==> exp/amber: inputs <==
## pcie_pio_ctrl
module pcie_pio_ctrl (
  input          clk,
  input          reset,
  input          tvalid,
  input  [63:0]  tdata,
  output         tready,
  input  [7:0]   tstrb,
  input  [21:0]  tuser,
  input          tlast,
  output [7:0]   cfg_addr,
  output [31:0]  cfg_wr_data,
  output         cfg_rd_cmd,
  output         cfg_wr_cmd,
  input  [31:0]  cfg_rd_data,
  input          cfg_valid,
  output         fifo0_wr_cmd,
  output [131:0] fifo0_wr_data,
  input          fifo0_empty_flag,
  input          fifo0_full_flag,
  input          fifo0_prog_full_flag,
  input          fifo1_full_flag,
  input          fifo1_empty_flag,
  output         fifo1_rd_cmd,
  input  [131:0] fifo1_rd_data,
  input  [7:0]   cfg_bus_number,
  input  [4:0]   cfg_device_number,
  input  [2:0]   cfg_function_number,
  input          lnk_up,
  input          cfg_to_turnoff,
  output         cfg_to_turnoff_ok,
  output         tx_tvalid,
  output [63:0]  tx_tdata,
  input          tx_tready,
  output [7:0]   tx_tstrb,
  output         tx_tlast
);
make LEC_CHECK=0 ABC_AREA=1 CAP_MARGIN=20 CORE_MARGIN=2 CORE_UTILIZATION=72 CTS_CLUSTER_SIZE=15 PLACE_DENSITY_LB_ADDON=0.29 SETUP_SLACK_MARGIN=-0.16 SLEW_MARGIN=20 finish   # period 3.06 ns
run.sh (not shown) runs the stock make flow with config.mk's settings and CLKGATE_MAP_FILE=.
==> exp/zinc: changes against exp/amber <==
CORE_UTILIZATION = 69   (was 72)
CTS_CLUSTER_SIZE = unset   (was 15)
PLACE_DENSITY_LB_ADDON = unset   (was 0.29)
SETUP_SLACK_MARGIN = 0.8   (was -0.16)
==> flow/constraint.sdc (replaced) <==
create_clock -name core_clock -period 3.07 [get_ports {clk}]
set_input_delay 0.6140 -clock core_clock [delete_from_list [all_inputs] [get_ports {clk}]]
set_output_delay 0.6140 -clock core_clock [all_outputs]
set_load 0.01 [all_outputs]
==> notes <==
In critical path depth, exp/zinc and exp/amber do not differ. Against exp/amber, the setup slack of exp/zinc is better by 0.60 ns. Against exp/amber, the worst hold slack of exp/zinc is worse by 0.32 ns. Against exp/zinc, the die area of exp/amber is lower by 4.1%. Non-clock buffer count: exp/amber is lower than exp/zinc (37). Sequential cell count is the same in exp/zinc and exp/amber. Between exp/amber and exp/zinc, the lower power is in exp/zinc (gap about 2.4%, measured against exp/zinc). Clock power: exp/zinc is smaller than exp/amber (about 5%). Register-to-register slack: exp/zinc is better than exp/amber (0.60 ns). Against exp/amber, the design area of exp/zinc is higher by 0.62%. Against exp/amber, the via count of exp/zinc is smaller by about 2.8%.
==> figures <==
Status: exp/zinc finished clean; exp/amber finished clean
Cell mode on critical path: exp/zinc inv_1; exp/amber nand2_2
Ant diodes: exp/zinc 15; exp/amber 12
Overall via count from detail_route: exp/zinc 54.41k; exp/amber 55.97k
Total cell area at the placement stage: exp/zinc 68650 µm²; exp/amber 68490 µm²
Storage cell area: exp/zinc 37210 µm²; exp/amber 37190 µm²
Seq pwr: exp/zinc 20.6 mW; exp/amber 20.7 mW
GR Util met3: exp/zinc 8.601%; exp/amber 10.85%
Final-layout clock-cell area share: exp/zinc 6.240%; exp/amber 6.609%
Measured slew at the worst slew-check pin: exp/zinc 1.062 ns; exp/amber 0.8788 ns
Combinational share of power: exp/zinc 4.3%; exp/amber 4.2%
Floorplan utilization: exp/zinc 69.37%; exp/amber 72.77%
Part of the power in registers: exp/zinc 52.1%; exp/amber 51.0%
Hold path endpoint: exp/zinc u_dec.cfg_addr[0]$_SDFFE_PP0P_; exp/amber u_a4ls.rdata[17]$_SDFFE_PP0P_
WL/cell: exp/zinc 23.17 µm; exp/amber 24.26 µm
Clock-pin slew on the worst setup and hold paths: exp/zinc 0.07 ns; exp/amber 0.06 ns
PD cells: exp/zinc 535.3 nW/µm²; exp/amber 551.8 nW/µm²
Post-CTS Repair Setup Buffers: exp/zinc 11; exp/amber 0
Data required time at the worst endpoint: exp/zinc 3.64 ns; exp/amber 3.45 ns
Power of the clock network: exp/zinc 17.2 mW; exp/amber 18.1 mW
Area of the core: exp/zinc 89600 µm²; exp/amber 85410 µm²
Ratio of layout area to synthesized area: exp/zinc 1.1877x; exp/amber 1.1804x
Count of routing violations after the opening detailed-route iteration: exp/zinc 8231; exp/amber 9072


==> wip/violet: inputs <==
pcie_pio_ctrl again, from the RTL that the note above started with.
Settings: LEC_CHECK=0, CAP_MARGIN=20, CORE_MARGIN=2, CORE_UTILIZATION=72, CTS_CLUSTER_DIAMETER=400, CTS_CLUSTER_SIZE=10, PLACE_DENSITY_LB_ADDON=0.08, SETUP_SLACK_MARGIN=0.82, SLEW_MARGIN=20; clock period 2.81 ns.
==> inputs of wip/yarrow, as changes to wip/violet <==
--- a/flow/config.mk
+++ b/flow/config.mk
@@ -6,10 +6,10 @@
 export NUM_CORES = 4
 export LEC_CHECK = 0
+export ABC_AREA = 1
 export CAP_MARGIN = 20
 export CORE_MARGIN = 2
 export CORE_UTILIZATION = 72
 export CTS_CLUSTER_DIAMETER = 400
-export CTS_CLUSTER_SIZE = 10
-export PLACE_DENSITY_LB_ADDON = 0.08
-export SETUP_SLACK_MARGIN = 0.82
+export PLACE_DENSITY = 0.38
+export SETUP_SLACK_MARGIN = 0.44
 export SLEW_MARGIN = 20
==> comparison table <==
Post-synthesis cell count from yosys: wip/violet 5051; wip/yarrow 7012
Run status: wip/violet stopped before the end; wip/yarrow complete, no violations
Stage where the flow stopped: wip/violet global routing (5_1_grt); wip/yarrow -
Total die size: wip/violet 86100 um2; wip/yarrow 88700 um2
Synthesized-area fraction occupied by ao, oa, aoi and oai cells: wip/violet 11.4%; wip/yarrow 13.1%
Routability congestion estimate from global placement: wip/violet 0.962; wip/yarrow 0.969
Number of buffers inserted by post-CTS setup repair: wip/violet 39; wip/yarrow 8
Synth top cell by count: wip/violet sky130_fd_sc_hd__edfxtp_1; wip/yarrow sky130_fd_sc_hd__nand2_1
Die H: wip/violet 293 um; wip/yarrow 298 um
Cell area after synthesis: wip/violet 60300 um2; wip/yarrow 62200 um2
Core Util at FP: wip/violet 72.4%; wip/yarrow 72.8%
Adder-cell area share of the yosys netlist: wip/violet 0.183%; wip/yarrow 0.161%
Cell total after placement: wip/violet 6415; wip/yarrow 8351
Syn Nets: wip/violet 5346; wip/yarrow 7307
Sequential-to-total area share from yosys stat: wip/violet 61.7%; wip/yarrow 59.8%
Number of standard cells after synthesis: wip/violet 5051; wip/yarrow 7012
Post-CTS sizing: wip/violet 179; wip/yarrow 18
Post-detail-place hpwl: wip/violet 126 mm; wip/yarrow 133 mm
Num rows: wip/violet 106; wip/yarrow 107


==> nickel <==
pcie_pio_ctrl again, from the RTL that the note above started with.
Settings: LEC_CHECK=0, CAP_MARGIN=20, CELL_PAD_IN_SITES_GLOBAL_PLACEMENT=1, CORE_MARGIN=2, CORE_UTILIZATION=40, CTS_CLUSTER_SIZE=35, GPL_TIMING_DRIVEN=0, SLEW_MARGIN=20, TNS_END_PERCENT=45; clock period 3.3 ns.
==> delta: changes against nickel <==
- CELL_PAD_IN_SITES_GLOBAL_PLACEMENT: 1 -> unset
- GPL_TIMING_DRIVEN: 0 -> unset
- TNS_END_PERCENT: 45 -> unset
==> flow/constraint.sdc (replaced) <==
create_clock -name core_clock -period 4.38 [get_ports {clk}]
set_input_delay 0.8760 -clock core_clock [delete_from_list [all_inputs] [get_ports {clk}]]
set_output_delay 0.8760 -clock core_clock [all_outputs]
set_load 0.01 [all_outputs]
==> commit_impl_results.txt <==
Refresh implementation metrics

- In this run the tools logged warnings totalling 60.
* TritonCTS buffer count: around 160
- The run finished, with violations left.
- Clock insertion delay at the later pin of the skew report: between 700 and 800 ps
- Final total power: 0.0387 W
- The layout checks failed on setup timing.
- Static Leak: 23.2 nW
- Final worst-path setup slack: -55.5 ps
* Final count of negative-setup-slack endpoints: 2
- For the worst setup path, the data required time is ~3900 ps.
- Per the final report, the share of cell area in non-clock buffers is 10.2%.
* Post-route fraction of the period consumed by the critical path: 102%
- Part of the total power dissipated in the clock network: 47.0%
- DR WL/cell: roughly 30 um
- Crit-path max cell delay: 820 ps
* Endpoint of the worst hold-timing path: u_dec.tlp_digest
- On the critical path the largest part of the delay comes from buffers and inverters.
* Combined flip-flop and latch cell area: 0.0372 mm2
The numbers above come from nickel.

==> commit_impl_results.txt <==
Refresh implementation metrics

- Count of warning messages emitted by the tools: 59
* Endpoint of the lowest-slack register-to-register path: u_enc.tx_tdata[6]
- Critical path required time: 5070 ps
* Final worst-path setup slack: 1230 ps
- Non-clock buffers, area share: ~9%
- Cell type group with the largest total delay on the critical path: AND-OR/OR-AND gates
- Post-route fraction of the period consumed by the critical path: 71.8%
- TritonCTS buffer count: between 150 and 200
- For this design the static power due to leakage is approximately 23 nW.
- Status: no timing/DRC/antenna violations
* Final count of negative-setup-slack endpoints: 0
* Via count: about 43k
- Fmax: ~320 MHz
* Post-route minimum period: ~3100 ps
- Crit-path max cell delay: 770 ps
* Final total power: between 0.02 and 0.03 W
* Clock insertion delay at the later pin of the skew report: 800 ps
- Power dissipated by switching net loads: 0.00615 W
- DR WL/cell: 26.0 um
The numbers above come from delta.



==> quartz <==
Starting RTL as in the previous note.
export LEC_CHECK = 0
export ABC_AREA = 1
export CAP_MARGIN = 30
export CORE_ASPECT_RATIO = 0.56
export CORE_MARGIN = 2
export CORE_UTILIZATION = 40
export GPL_ROUTABILITY_DRIVEN = 1
export GPL_TIMING_DRIVEN = 0
export HOLD_SLACK_MARGIN = 0.04
export MIN_ROUTING_LAYER = met2
export SLEW_MARGIN = 20
create_clock -name core_clock -period 10.0 [get_ports {clk}]
==> inputs of garnet, as changes to quartz <==
==> flow/config.mk (replaced) <==
export PLATFORM = sky130hd
export DESIGN_NAME = pcie_pio_ctrl
export DESIGN_NICKNAME = pcie_pio_ctrl
export VERILOG_FILES = /design/flow/design.v
export SDC_FILE = /design/flow/constraint.sdc
export NUM_CORES = 4
export LEC_CHECK = 0
export CAP_MARGIN = 20
export CORE_MARGIN = 2
export CORE_UTILIZATION = 66
export SETUP_SLACK_MARGIN = 0.36
export SLEW_MARGIN = 20
==> flow/constraint.sdc (replaced) <==
create_clock -name core_clock -period 2.81 [get_ports {clk}]
set_input_delay 0.5620 -clock core_clock [delete_from_list [all_inputs] [get_ports {clk}]]
set_output_delay 0.5620 -clock core_clock [all_outputs]
set_load 0.01 [all_outputs]
==> inputs of ember, as changes to quartz <==
==> flow/config.mk (replaced) <==
export PLATFORM = sky130hd
export DESIGN_NAME = pcie_pio_ctrl
export DESIGN_NICKNAME = pcie_pio_ctrl
export VERILOG_FILES = /design/flow/design.v
export SDC_FILE = /design/flow/constraint.sdc
export NUM_CORES = 4
export LEC_CHECK = 0
export CAP_MARGIN = 20
export CORE_MARGIN = 2
export CORE_UTILIZATION = 19
export SLEW_MARGIN = 20
==> flow/constraint.sdc (replaced) <==
create_clock -name core_clock -period 13.2 [get_ports {clk}]
set_input_delay 2.6400 -clock core_clock [delete_from_list [all_inputs] [get_ports {clk}]]
set_output_delay 2.6400 -clock core_clock [all_outputs]
set_load 0.01 [all_outputs]
==> inputs of harbor, as changes to quartz <==
==> flow/config.mk (replaced) <==
export PLATFORM = sky130hd
export DESIGN_NAME = pcie_pio_ctrl
export DESIGN_NICKNAME = pcie_pio_ctrl
export VERILOG_FILES = /design/flow/design.v
export SDC_FILE = /design/flow/constraint.sdc
export NUM_CORES = 4
export LEC_CHECK = 0
export ABC_AREA = 1
export CAP_MARGIN = 20
export CORE_MARGIN = 2
export CORE_UTILIZATION = 57
export SLEW_MARGIN = 20
==> flow/constraint.sdc (replaced) <==
create_clock -name core_clock -period 5.95 [get_ports {clk}]
set_input_delay 1.1900 -clock core_clock [delete_from_list [all_inputs] [get_ports {clk}]]
set_output_delay 1.1900 -clock core_clock [all_outputs]
set_load 0.01 [all_outputs]
==> qor summary <==
| quantity | quartz | harbor | garnet | ember |
|---|---|---|---|---|
| Status | aborted with a tool error | no timing/DRC/antenna violations | no timing/DRC/antenna violations | no timing/DRC/antenna violations |
| Last stage reached | 5_1_grt | - | - | - |
| Net count of the finished layout | - | 7583 | 5805 | 5645 |
| DP HPWL | 230 mm | 131 mm | 124 mm | 144 mm |
| Crit Path Category | - | reg2reg | reg2reg | in2reg |
| Finish-stage setup viols | - | 0 | 0 | 0 |
| R2R cell count | - | 12 | 8 | 4 |
| Tally of max-capacitance violations | - | 0 | 0 | 0 |
| Worst Setup Slack post-DPL | 4.42 ns | 1.34 ns | -0.276 ns | 6.96 ns |
| Routed metal-1 wirelength | - | 77.5 mm | 67.1 mm | 91.3 mm |
| Post-synth mux share | 0% | 0% | 7.31% | 7.31% |
| Non-Filler Cell Area, Final | - | 73100 sq um | 72900 sq um | 74900 sq um |
| Number of tap cells inserted | - | 1414 | 1176 | 4160 |
| Height of the chip | 299 microns | 334 microns | 306 microns | 567 microns |
| Filler instances | - | 8901 | 5291 | 33.0k |
| Power Total | - | 20.8 mW | 42.8 mW | 9.42 mW |
| Number of antenna-violating nets in the routed design | - | 0 | 0 | 0 |
| OpenROAD warning count | - | 66 | 65 | 63 |
| CP Buf/Inv Count | - | 5 | 2 | 2 |
| Adders+Majority by Area | 0.161% | 0.161% | 0.183% | 0.183% |
| FF+latch count | - | 1432 | 1432 | 1432 |
| Power drawn by the clock network | - | 9.40 mW | 18.8 mW | 4.33 mW |
| Top-count cell post-synth | nand2_1 | nand2_1 | edfxtp_1 | edfxtp_1 |
| Compound-gate portion of the synthesized area | 13.1% | 13.1% | 11.4% | 11.4% |
| Routed wirelength normalized by instance count | - | 22.7 microns | 27.6 microns | 22.8 microns |
| Nature of the critical path startpoint | - | register | register | input port |
| Least setup slack across all paths after layout | - | 1.23 ns | 0.366 ns | 7.74 ns |


==> onyx: inputs <==
pcie_pio_ctrl again, from the RTL that the note above started with.
==> flow/design.v (excerpt) <==
module pcie_pio_ctrl (
  input          clk,
  input          reset,
  input          tvalid,
  input  [63:0]  tdata,
  output         tready,
  input  [7:0]   tstrb,
  input  [21:0]  tuser,
  input          tlast,
  output [7:0]   cfg_addr,
  output [31:0]  cfg_wr_data,
  output         cfg_rd_cmd,
  output         cfg_wr_cmd,
  input  [31:0]  cfg_rd_data,
  input          cfg_valid,
  output         fifo0_wr_cmd,
  output [131:0] fifo0_wr_data,
  input          fifo0_empty_flag,
  input          fifo0_full_flag,
  input          fifo0_prog_full_flag,
  input          fifo1_full_flag,
  input          fifo1_empty_flag,
  output         fifo1_rd_cmd,
  input  [131:0] fifo1_rd_data,
  input  [7:0]   cfg_bus_number,
  input  [4:0]   cfg_device_number,
  input  [2:0]   cfg_function_number,
  input          lnk_up,
  input          cfg_to_turnoff,
  output         cfg_to_turnoff_ok,
  output         tx_tvalid,
  output [63:0]  tx_tdata,
  input          tx_tready,
  output [7:0]   tx_tstrb,
  output         tx_tlast
);
==> flow/config.mk <==
export PLATFORM = sky130hd
export DESIGN_NAME = pcie_pio_ctrl
export DESIGN_NICKNAME = pcie_pio_ctrl
export VERILOG_FILES = /design/flow/design.v
export SDC_FILE = /design/flow/constraint.sdc
export NUM_CORES = 4
export LEC_CHECK = 0
export ABC_AREA = 0
export CAP_MARGIN = 20
export CELL_PAD_IN_SITES_DETAIL_PLACEMENT = 0
export CORE_ASPECT_RATIO = 1.67
export CORE_MARGIN = 2
export CORE_UTILIZATION = 72
export GPL_TIMING_DRIVEN = 1
export PLACE_DENSITY_LB_ADDON = 0.0
export SETUP_SLACK_MARGIN = 2.21
export SLEW_MARGIN = 20
export TNS_END_PERCENT = 90
==> flow/constraint.sdc <==
create_clock -name core_clock -period 7.44 [get_ports {clk}]
set_input_delay 1.4880 -clock core_clock [delete_from_list [all_inputs] [get_ports {clk}]]
set_output_delay 1.4880 -clock core_clock [all_outputs]
set_load 0.01 [all_outputs]
==> lagoon: changes against onyx <==
- CTS_CLUSTER_DIAMETER: not set -> 66
- PLACE_DENSITY_LB_ADDON: 0.0 -> 0.02
- SETUP_SLACK_MARGIN: 2.21 -> 0.69
==> flow/constraint.sdc (replaced) <==
create_clock -name core_clock -period 2.87 [get_ports {clk}]
set_input_delay 0.5740 -clock core_clock [delete_from_list [all_inputs] [get_ports {clk}]]
set_output_delay 0.5740 -clock core_clock [all_outputs]
set_load 0.01 [all_outputs]
==> results <==
- onyx completed without violations. lagoon ran to the end with no violations.
- In onyx the via count is smaller than in lagoon, by about 12%.
- In onyx the wire length is smaller than in lagoon, by about 20%.
- Sequential share of layout area: onyx is higher than lagoon (3.7 points).
- Design area: onyx is smaller than lagoon (7.0%).
- Area after synthesis is the same in lagoon and onyx.
- Core utilization: onyx is lower than lagoon (6.3 points).
- Sequential power: onyx is smaller than lagoon (about 60%).
- Against lagoon, the clock skew of onyx is lower by 24 ps.
- The combinational power of lagoon is 3.2 times that of onyx.
- Between onyx and lagoon, the lower cell count is in onyx (gap 4.6%, measured against lagoon).
Power is estimated from default activity; no workload was simulated.
